==> try-violet <==
// calculator
module calculator (input CLOCK_50,
							input RESET,
							input KEYPRESSED,
							input [3:0] KEYCODE,
							input [3:0] KEY,
							output [0:6] HEX0, HEX1, HEX2, HEX3, HEX4, HEX5, HEX6, HEX7
							);
		wire clockmain = CLOCK_50;
		wire rst = RESET;
		wire [3:0] keycode = KEYCODE;
		wire keystrobe;
		wire load_A, load_B;
		wire bksp_A, bksp_B;
		posedgetrigger keypressedge (.clock(clockmain), .rst(rst), .signal(KEYPRESSED), .strobe(keystrobe));
		wire dig_strobe, reset_strobe, ex_strobe, op_strobe, sub_strobe;
		wire [3:0] dig_code;
		wire [1:0] op_code;
		inputhandler keypad (
			.keystrobe(keystrobe),
			.keycode(keycode),
			.dig_strobe(dig_strobe),
			.reset_strobe(reset_strobe),
			.ex_strobe(ex_strobe),
			.op_strobe(op_strobe),
			.sub_strobe(sub_strobe),
			.dig_code(dig_code),
			.op_code(op_code)
		);
		wire bksp_strobe, MS_strobe, MR_strobe, MC_strobe;
		PBhandler PB (
			.KEY(KEY),
			.clock(clockmain),
			.rst(rst),
			.bksp_strobe(bksp_strobe),
			.MS_strobe(MS_strobe),
			.MR_strobe(MR_strobe),
			.MC_strobe(MC_strobe)
		);
		wire [1:0] display_select;
		wire load_op, reset_state, execute, load_A_mem, load_B_mem, load_mem, clear_mem;
		control FSM (
			.dig_in(dig_strobe),
			.reset_in(reset_strobe),
			.ex_in(ex_strobe),
			.op_in(op_strobe),
			.bksp_in(bksp_strobe),
			.MS_in(MS_strobe),
			.MR_in(MR_strobe),
			.MC_in(MC_strobe),
			.sub_in(sub_strobe),
			.clock(clockmain),
			.rst(rst),
			.bksp_A(bksp_A),
			.bksp_B(bksp_B),
			.load_A(load_A),
			.load_B(load_B),
			.load_mem(load_mem),
			.clear_mem(clear_mem),
			.load_A_mem(load_A_mem),
			.load_B_mem(load_B_mem),
			.load_op(load_op),
			.reset_out(reset_state),
			.execute(execute),  
			.display_select(display_select)
		);
		wire[31:0] reg_A, reg_B;
		wire [31:0] memory_selected, memory_stored;
		bcdreg operand_A (.clock(clockmain), .rst(rst),
							.digit(dig_code),
							.load(load_A),
							.bksp(bksp_A),
							.clear(reset_state),
							.bcdreg(reg_A),
							.mem(memory_stored),
							.load_mem(load_A_mem)
							);
  ...
clock: 50.0 ns
lec_check: 0
abc_area: 1
cap_margin: 20
cell_pad_in_sites_global_placement: 2
core_aspect_ratio: 1.03
core_margin: 10
core_utilization: 23
place_density_lb_addon: 0.18
setup_slack_margin: 1.74
slew_margin: 25
run.sh (not shown) runs the stock make flow with config.mk's settings and CLKGATE_MAP_FILE=.
==> try-onyx (differences from try-violet) <==
- CAP_MARGIN: 20 -> 15
- CELL_PAD_IN_SITES_GLOBAL_PLACEMENT: 2 -> default
- CORE_MARGIN: 10 -> 2
- PLACE_DENSITY_LB_ADDON: 0.18 -> default
==> flow_summary.toml <==
# flow metrics
[final_layout]
n_all_buffers = 136
fin_nets = 9565
fill_cells = 25300

[final_timing]
final.period_utilization_pct = 74.5
fin_hold_ws_ps = 479
fmax_ghz = 0.0268

[route]
initialDrtViolationCount = 2821
met3_wirelength_mm = 3.20
vias_per_cell = 4.61

[clock_network]
clk_latency_ps = 560

[placement]
pre_cts_slack_ps = 12730

[die]
num_rows = 174
floorplan_utilization_pct = 23.2
die_w_um = 483

[outcome]
status = "no timing/DRC/antenna violations"
Source of the figures above: try-violet

==> flow_summary.toml <==
# flow metrics
[final_timing]
fin_hold_ws_ps = 473
fmax_ghz = 0.0273
final.period_utilization_pct = 73.3

[route]
initialDrtViolationCount = 3982
vias_per_cell = 4.59

[critical_path]
crit_path_end = "alu_1.remainder[19]"

[yosys]
yosys-stat-area_um2 = 50800
ys_sh_mux_pct = 0.318
synth-xor-area-share_pct = 5.98

[placement]
pre_cts_slack_ps = 13690

[outcome]
status = "no timing/DRC/antenna violations"

[die]
floorplan_utilization_pct = 23.1
die_w_um = 467
num_rows = 175

[final_layout]
fin_nets = 9546
fill_cells = 25000
Source of the figures above: try-onyx


* * *

==> xenon <==
calculator again, from the RTL that the note above started with.
// calculator
module calculator (input CLOCK_50,
							input RESET,
							input KEYPRESSED,
							input [3:0] KEYCODE,
							input [3:0] KEY,
							output [0:6] HEX0, HEX1, HEX2, HEX3, HEX4, HEX5, HEX6, HEX7
							);
		wire clockmain = CLOCK_50;
		wire rst = RESET;
		wire [3:0] keycode = KEYCODE;
		wire keystrobe;
		wire load_A, load_B;
		wire bksp_A, bksp_B;
		posedgetrigger keypressedge (.clock(clockmain), .rst(rst), .signal(KEYPRESSED), .strobe(keystrobe));
		wire dig_strobe, reset_strobe, ex_strobe, op_strobe, sub_strobe;
		wire [3:0] dig_code;
		wire [1:0] op_code;
		inputhandler keypad (
			.keystrobe(keystrobe),
			.keycode(keycode),
			.dig_strobe(dig_strobe),
			.reset_strobe(reset_strobe),
			.ex_strobe(ex_strobe),
			.op_strobe(op_strobe),
			.sub_strobe(sub_strobe),
			.dig_code(dig_code),
			.op_code(op_code)
		);
		wire bksp_strobe, MS_strobe, MR_strobe, MC_strobe;
		PBhandler PB (
			.KEY(KEY),
			.clock(clockmain),
			.rst(rst),
			.bksp_strobe(bksp_strobe),
			.MS_strobe(MS_strobe),
			.MR_strobe(MR_strobe),
			.MC_strobe(MC_strobe)
		);
		wire [1:0] display_select;
		wire load_op, reset_state, execute, load_A_mem, load_B_mem, load_mem, clear_mem;
		control FSM (
  ...
clock: 27.3 ns
lec_check: 0
abc_area: 1
cap_margin: 5
core_margin: 2
core_utilization: 72
cts_cluster_diameter: 297
max_routing_layer: met4
setup_slack_margin: 3.21
slew_margin: 30
==> raven (differences from xenon) <==
==> flow/config.mk (replaced) <==
export PLATFORM = sky130hd
export DESIGN_NAME = calculator
export DESIGN_NICKNAME = calculator
export VERILOG_FILES = /design/flow/design.v
export SDC_FILE = /design/flow/constraint.sdc
export NUM_CORES = 4
export LEC_CHECK = 0
export ABC_AREA = 1
export CAP_MARGIN = 20
export CORE_MARGIN = 2
export CORE_UTILIZATION = 71
export MAX_ROUTING_LAYER = met4
export SLEW_MARGIN = 20
==> flow/constraint.sdc (replaced) <==
create_clock -name core_clock -period 24.2 [get_ports {CLOCK_50}]
set_input_delay 4.8400 -clock core_clock [delete_from_list [all_inputs] [get_ports {CLOCK_50}]]
set_output_delay 4.8400 -clock core_clock [all_outputs]
set_load 0.01 [all_outputs]
==> willow (differences from xenon) <==
--- a/flow/config.mk
+++ b/flow/config.mk
@@ -8,8 +8,6 @@
 export ABC_AREA = 1
 export CAP_MARGIN = 5
 export CORE_MARGIN = 2
-export CORE_UTILIZATION = 72
-export CTS_CLUSTER_DIAMETER = 297
+export CORE_UTILIZATION = 65
 export MAX_ROUTING_LAYER = met4
-export SETUP_SLACK_MARGIN = 3.21
-export SLEW_MARGIN = 30
+export SLEW_MARGIN = 20
==> flow/constraint.sdc (replaced) <==
create_clock -name core_clock -period 24.6 [get_ports {CLOCK_50}]
set_input_delay 4.9200 -clock core_clock [delete_from_list [all_inputs] [get_ports {CLOCK_50}]]
set_output_delay 4.9200 -clock core_clock [all_outputs]
set_load 0.01 [all_outputs]
==> results <==
Result of the run: xenon aborted with a tool error; willow complete, but fails checks; raven aborted with a tool error
Last stage reached: xenon 5_1_grt; willow -; raven 5_1_grt
Layout check failures: xenon -; willow setup timing; raven -
Adder Share, Synth: xenon 17.7%; willow 17.7%; raven 17.7%
TritonCTS Buffers: xenon 27; willow 25; raven 25
Post-placement cell area: xenon 0.0544 mm^2; willow 0.0602 mm^2; raven 0.0598 mm^2
Cts-stage hold buffer count: xenon 0; willow 0; raven 0
Die height: xenon 270 um; willow 284 um; raven 271 um
RePlAce Congestion: xenon 1.07; willow 1.02; raven 1.07
Core footprint: xenon 0.0699 mm^2; willow 0.0773 mm^2; raven 0.0711 mm^2
Count of standard-cell rows: xenon 97; willow 102; raven 98
Chip area: xenon 0.0727 mm^2; willow 0.0804 mm^2; raven 0.0737 mm^2
Cell total after placement: xenon 9943; willow 10800; raven 10700
Post_cts resized: xenon 300; willow 217; raven 258
Die boundary width: xenon 270 um; willow 284 um; raven 271 um
Count of buffers added by post-CTS timing repair for setup: xenon 270; willow 143; raven 205
FP Core Util: xenon 72.6%; willow 65.7%; raven 71.4%
Worst slack, placed: xenon -0.991 ns; willow -2.77 ns; raven -3.07 ns
Mux cell area share after synthesis: xenon 0.318%; willow 0.318%; raven 0.318%
Placed wire-length estimate after detailed placement: xenon 123000 um; willow 139000 um; raven 134000 um
Synth Area in XOR/XNOR: xenon 5.98%; willow 5.98%; raven 5.98%

* * *

==> run a <==
Starting RTL as in the previous note.
==> flow/config.mk <==
export PLATFORM = sky130hd
export DESIGN_NAME = calculator
export DESIGN_NICKNAME = calculator
export VERILOG_FILES = /design/flow/design.v
export SDC_FILE = /design/flow/constraint.sdc
export NUM_CORES = 4
export LEC_CHECK = 0
export ABC_AREA = 1
export CAP_MARGIN = 20
export CORE_MARGIN = 2
export CORE_UTILIZATION = 72
export CTS_CLUSTER_DIAMETER = 376
export CTS_CLUSTER_SIZE = 99
export PLACE_DENSITY = 0.38
export SETUP_SLACK_MARGIN = -2.0
export SLEW_MARGIN = 20
export TNS_END_PERCENT = 10
==> flow/constraint.sdc <==
create_clock -name core_clock -period 21.5 [get_ports {CLOCK_50}]
set_input_delay 4.3000 -clock core_clock [delete_from_list [all_inputs] [get_ports {CLOCK_50}]]
set_output_delay 4.3000 -clock core_clock [all_outputs]
set_load 0.01 [all_outputs]
==> run b (differences from run a) <==
ABC_AREA = 0   (was 1)
CORE_ASPECT_RATIO = 1.21   (was unset)
CORE_UTILIZATION = 40   (was 72)
CTS_CLUSTER_DIAMETER = unset   (was 376)
CTS_CLUSTER_SIZE = unset   (was 99)
PLACE_DENSITY = unset   (was 0.38)
SETUP_SLACK_MARGIN = unset   (was -2.0)
TNS_END_PERCENT = unset   (was 10)
==> flow/constraint.sdc (replaced) <==
create_clock -name core_clock -period 50.0 [get_ports {CLOCK_50}]
set_input_delay 10.0000 -clock core_clock [delete_from_list [all_inputs] [get_ports {CLOCK_50}]]
set_output_delay 10.0000 -clock core_clock [all_outputs]
set_load 0.01 [all_outputs]
==> run c (differences from run a) <==
CORE_UTILIZATION = 59   (was 72)
CTS_CLUSTER_DIAMETER = unset   (was 376)
CTS_CLUSTER_SIZE = unset   (was 99)
PLACE_DENSITY = unset   (was 0.38)
PLACE_DENSITY_LB_ADDON = 0.0   (was unset)
SETUP_SLACK_MARGIN = unset   (was -2.0)
TNS_END_PERCENT = unset   (was 10)
==> flow/constraint.sdc (replaced) <==
create_clock -name core_clock -period 59.3 [get_ports {CLOCK_50}]
set_input_delay 11.8600 -clock core_clock [delete_from_list [all_inputs] [get_ports {CLOCK_50}]]
set_output_delay 11.8600 -clock core_clock [all_outputs]
set_load 0.01 [all_outputs]
==> run d (differences from run a) <==
CORE_UTILIZATION = 65   (was 72)
CTS_CLUSTER_DIAMETER = unset   (was 376)
CTS_CLUSTER_SIZE = unset   (was 99)
MAX_ROUTING_LAYER = met4   (was unset)
PLACE_DENSITY = unset   (was 0.38)
SETUP_SLACK_MARGIN = unset   (was -2.0)
TNS_END_PERCENT = unset   (was 10)
==> flow/constraint.sdc (replaced) <==
create_clock -name core_clock -period 30.7 [get_ports {CLOCK_50}]
set_input_delay 6.1400 -clock core_clock [delete_from_list [all_inputs] [get_ports {CLOCK_50}]]
set_output_delay 6.1400 -clock core_clock [all_outputs]
set_load 0.01 [all_outputs]
==> ci_impl_report.md <==
### Metrics collected by this job

| Metric | Value |
|---|---|
| Status | stopped before the end |
| Error msg | [ERROR GRT-0232] Routing congestion too high. Check the congestion heatmap in the GUI. |
| Halt Stage | global routing (5_1_grt) |
| Post-Synthesis Cells | around 8900 |
The numbers above come from run a.

==> ci_impl_report.md <==
## Synthesis and layout report

| Metric | Value |
|---|---|
| Hold_sp | operand_B.bcdreg[21]$_SDFFE_PP1P_ |
| Hold WS | 0.482 ns |
| Post-Synthesis Cells | approximately 9000 |
| Fin crit period | approximately 29 ns |
| Status | complete, no violations |
| Met2 Use GR | between 60 and 70% |
The numbers above come from run d.

==> ci_impl_report.md <==
## Synthesis and layout report

| Metric | Value |
|---|---|
| Post-Synthesis Cells | 7540 |
| Critical Path End Type | register |
| Status | complete, no violations |
| Top cells, area | ha_1 16%, xnor2_1 6.5%, dfxtp_1 6.5% |
| Num ports | roughly 67 |
| CTS Buffer Depth | 3 |
The numbers above come from run b.

==> ci_impl_report.md <==
## Synthesis and layout report

| Metric | Value |
|---|---|
| Status | complete, no violations |
| Area Overhead vs Synth | 5.16% |
| Post-Synthesis Cells | slightly below 9000 |
| Worst Path Required | about 60 ns |
| Worst setup startpoint | operand_A.bcdreg[5]$_SDFFE_PP1P_ |
| Min-delay worst type | reg2reg |
| CORE AREA | 0.0853 sq mm |
The numbers above come from run c.


* * *

==> 01-05 <==
Starting RTL as in the previous note.
export LEC_CHECK = 0
export ABC_AREA = 1
export CAP_MARGIN = 20
export CORE_MARGIN = 2
export CORE_UTILIZATION = 72
export CTS_CLUSTER_DIAMETER = 180
export CTS_CLUSTER_SIZE = 96
export PLACE_DENSITY = 0.38
export SETUP_SLACK_MARGIN = 5.0
export SLEW_MARGIN = 20
create_clock -name core_clock -period 21.3 [get_ports {CLOCK_50}]
==> 02-04: changes against 01-05 <==
--- a/flow/config.mk
+++ b/flow/config.mk
@@ -10,7 +10,3 @@
 export CORE_MARGIN = 2
-export CORE_UTILIZATION = 72
-export CTS_CLUSTER_DIAMETER = 180
-export CTS_CLUSTER_SIZE = 96
-export PLACE_DENSITY = 0.38
-export SETUP_SLACK_MARGIN = 5.0
+export CORE_UTILIZATION = 40
 export SLEW_MARGIN = 20
==> flow/constraint.sdc (replaced) <==
create_clock -name core_clock -period 50.0 [get_ports {CLOCK_50}]
set_input_delay 10.0000 -clock core_clock [delete_from_list [all_inputs] [get_ports {CLOCK_50}]]
set_output_delay 10.0000 -clock core_clock [all_outputs]
set_load 0.01 [all_outputs]
==> notes.md <==
fresh numbers from the pnr run: floorplan die area 129800 um^2, starting utilization of the core area ~40%, worst-case setup slack after placement approximately 13000 ps, Final Wtd Congestion between 0.9 and 1, FP Rows roughly 130, GR Util met2 around two fifths, Core Region approximately 130000 um^2, Die Span Y around 360 um, Die W roughly 360 um, placed instance area between 50000 and 60000 um^2, status no timing/DRC/antenna violations
That was 02-04.
==> notes.md <==
run results: status aborted with a tool error, stage at which the run stopped global routing (5_1_grt), first error [ERROR GRT-0116] Global routing finished with congestion. Check the congestion regions in the DRC Viewer., yosys warns 14, FP Rows ~97, Die Span Y approximately 270 um, GR Util met2 a little over nine tenths, Die W around 270 um, Post-Synthesis Cells between 8000 and 9000, floorplan die area between 70000 and 80000 um^2, Inserted Clock Buffers 6, starting utilization of the core area 72.64%, Core Region 69910 um^2, Final Wtd Congestion 1.045, AND-OR/OR-AND Cells, Area Fraction roughly 18%, placed instance area approximately 60000 um^2, worst-case setup slack after placement -6563 ps
That was 01-05.

* * *

==> run F: inputs <==
Starting RTL as in the previous note.
Settings: LEC_CHECK=0, ABC_AREA=0, CAP_MARGIN=20, CELL_PAD_IN_SITES_GLOBAL_PLACEMENT=1, CORE_MARGIN=3, CORE_UTILIZATION=19, CTS_CLUSTER_DIAMETER=53, CTS_CLUSTER_SIZE=16, PLACE_DENSITY=0.48, SETUP_SLACK_MARGIN=5.0, SLEW_MARGIN=0, TNS_END_PERCENT=15; clock period 58.1 ns.
==> run X: changes against run F <==
ABC_AREA = 1   (was 0)
CELL_PAD_IN_SITES_GLOBAL_PLACEMENT = default   (was 1)
CORE_MARGIN = 2   (was 3)
CORE_UTILIZATION = 69   (was 19)
CTS_CLUSTER_DIAMETER = default   (was 53)
CTS_CLUSTER_SIZE = default   (was 16)
PLACE_DENSITY = default   (was 0.48)
SETUP_SLACK_MARGIN = default   (was 5.0)
SLEW_MARGIN = 20   (was 0)
TNS_END_PERCENT = default   (was 15)
==> flow/constraint.sdc (replaced) <==
create_clock -name core_clock -period 37.2 [get_ports {CLOCK_50}]
set_input_delay 7.4400 -clock core_clock [delete_from_list [all_inputs] [get_ports {CLOCK_50}]]
set_output_delay 7.4400 -clock core_clock [all_outputs]
set_load 0.01 [all_outputs]
==> run M: changes against run F <==
ABC_AREA = 1   (was 0)
CELL_PAD_IN_SITES_GLOBAL_PLACEMENT = default   (was 1)
CORE_MARGIN = 2   (was 3)
CORE_UTILIZATION = 44   (was 19)
CTS_CLUSTER_DIAMETER = default   (was 53)
CTS_CLUSTER_SIZE = default   (was 16)
PLACE_DENSITY = default   (was 0.48)
SETUP_SLACK_MARGIN = default   (was 5.0)
SLEW_MARGIN = 20   (was 0)
TNS_END_PERCENT = default   (was 15)
==> flow/constraint.sdc (replaced) <==
create_clock -name core_clock -period 33.3 [get_ports {CLOCK_50}]
set_input_delay 6.6600 -clock core_clock [delete_from_list [all_inputs] [get_ports {CLOCK_50}]]
set_output_delay 6.6600 -clock core_clock [all_outputs]
set_load 0.01 [all_outputs]
==> writeup.txt <==
The most critical hold endpoint after final layout shows a slack of 488.4 ps. For the worst relative slew slack, the log shows 0.2134. Ranked by instance count, the synthesized netlist is headed by 893 x nand2_1, 738 x nor2_1, 669 x ha_1. For this sky-water flow run, the detailed-routed wirelength per cell is reported as 17.47 µm.

Per the gpl log, the routability congestion estimate is 0.8592. The floorplan die width came out at 534.0 µm. The startpoint of the worst-slack reg-to-reg timing path was operand_B.bcdreg[7]$_SDFFE_PP1P_. After filler insertion, the fill cell instance count of the layout stands at 31140. The cell area after placement is 58170 µm².

The flow ran to the end and the layout has no timing, DRC or antenna violations. The complex-gate fraction of the synthesized area is 0.2645, and the portion of the layout cell area used by non-clock buffers is 0.02200.
-- figures above: run F

==> writeup.txt <==
The flow ran to the end and the layout has no timing, DRC or antenna violations.

The run gives 480.7 ps as the final worst hold slack. According to the floorplan report, the die width is 275.3 µm. The tools report the worst slack after detailed placement as 1277 ps.

The portion of the layout cell area used by non-clock buffers is 0.02169. For the cell area after placement, the log shows 52230 µm². For the final RePlAce weighted congestion, the log shows 1.006.

After layout, the worst setup slack is 3337 ps. For reference, the top cells by count after synthesis are 2132 x nand2_1, 1520 x inv_1, 880 x nor2_1. Per the timing report, the most critical flop-to-flop path originates at operand_A.bcdreg[1]$_SDFFE_PP1P_. The net count of the finished layout is 9559.

The run gives 14 for the number of warnings issued by yosys. The post-synthesis xor/xnor area fraction works out to 0.05985. The script logs the mean routed wire length per placed instance as 15.90 µm.

The complex-gate fraction of the synthesized area is 0.1782.
-- figures above: run X

==> writeup.txt <==
Detailed placement reports a standard cell area of 53380 µm². The logs give 0.9512 for the final RePlAce weighted congestion and 479.0 ps for the final worst hold slack. According to the floorplan report, the die width is 343.7 µm.

The worst relative slew slack is 0.2066. The run finished with no timing, DRC or antenna violations. The run gives 0.02981 for the portion of the layout cell area used by non-clock buffers. The final layout report lists a filler cell count of 12180. The startpoint of the worst-slack reg-to-reg timing path is operand_A.bcdreg[5]$_SDFFE_PP1P_. The complex-gate fraction of the synthesized area came out at 0.1782.
-- figures above: run M

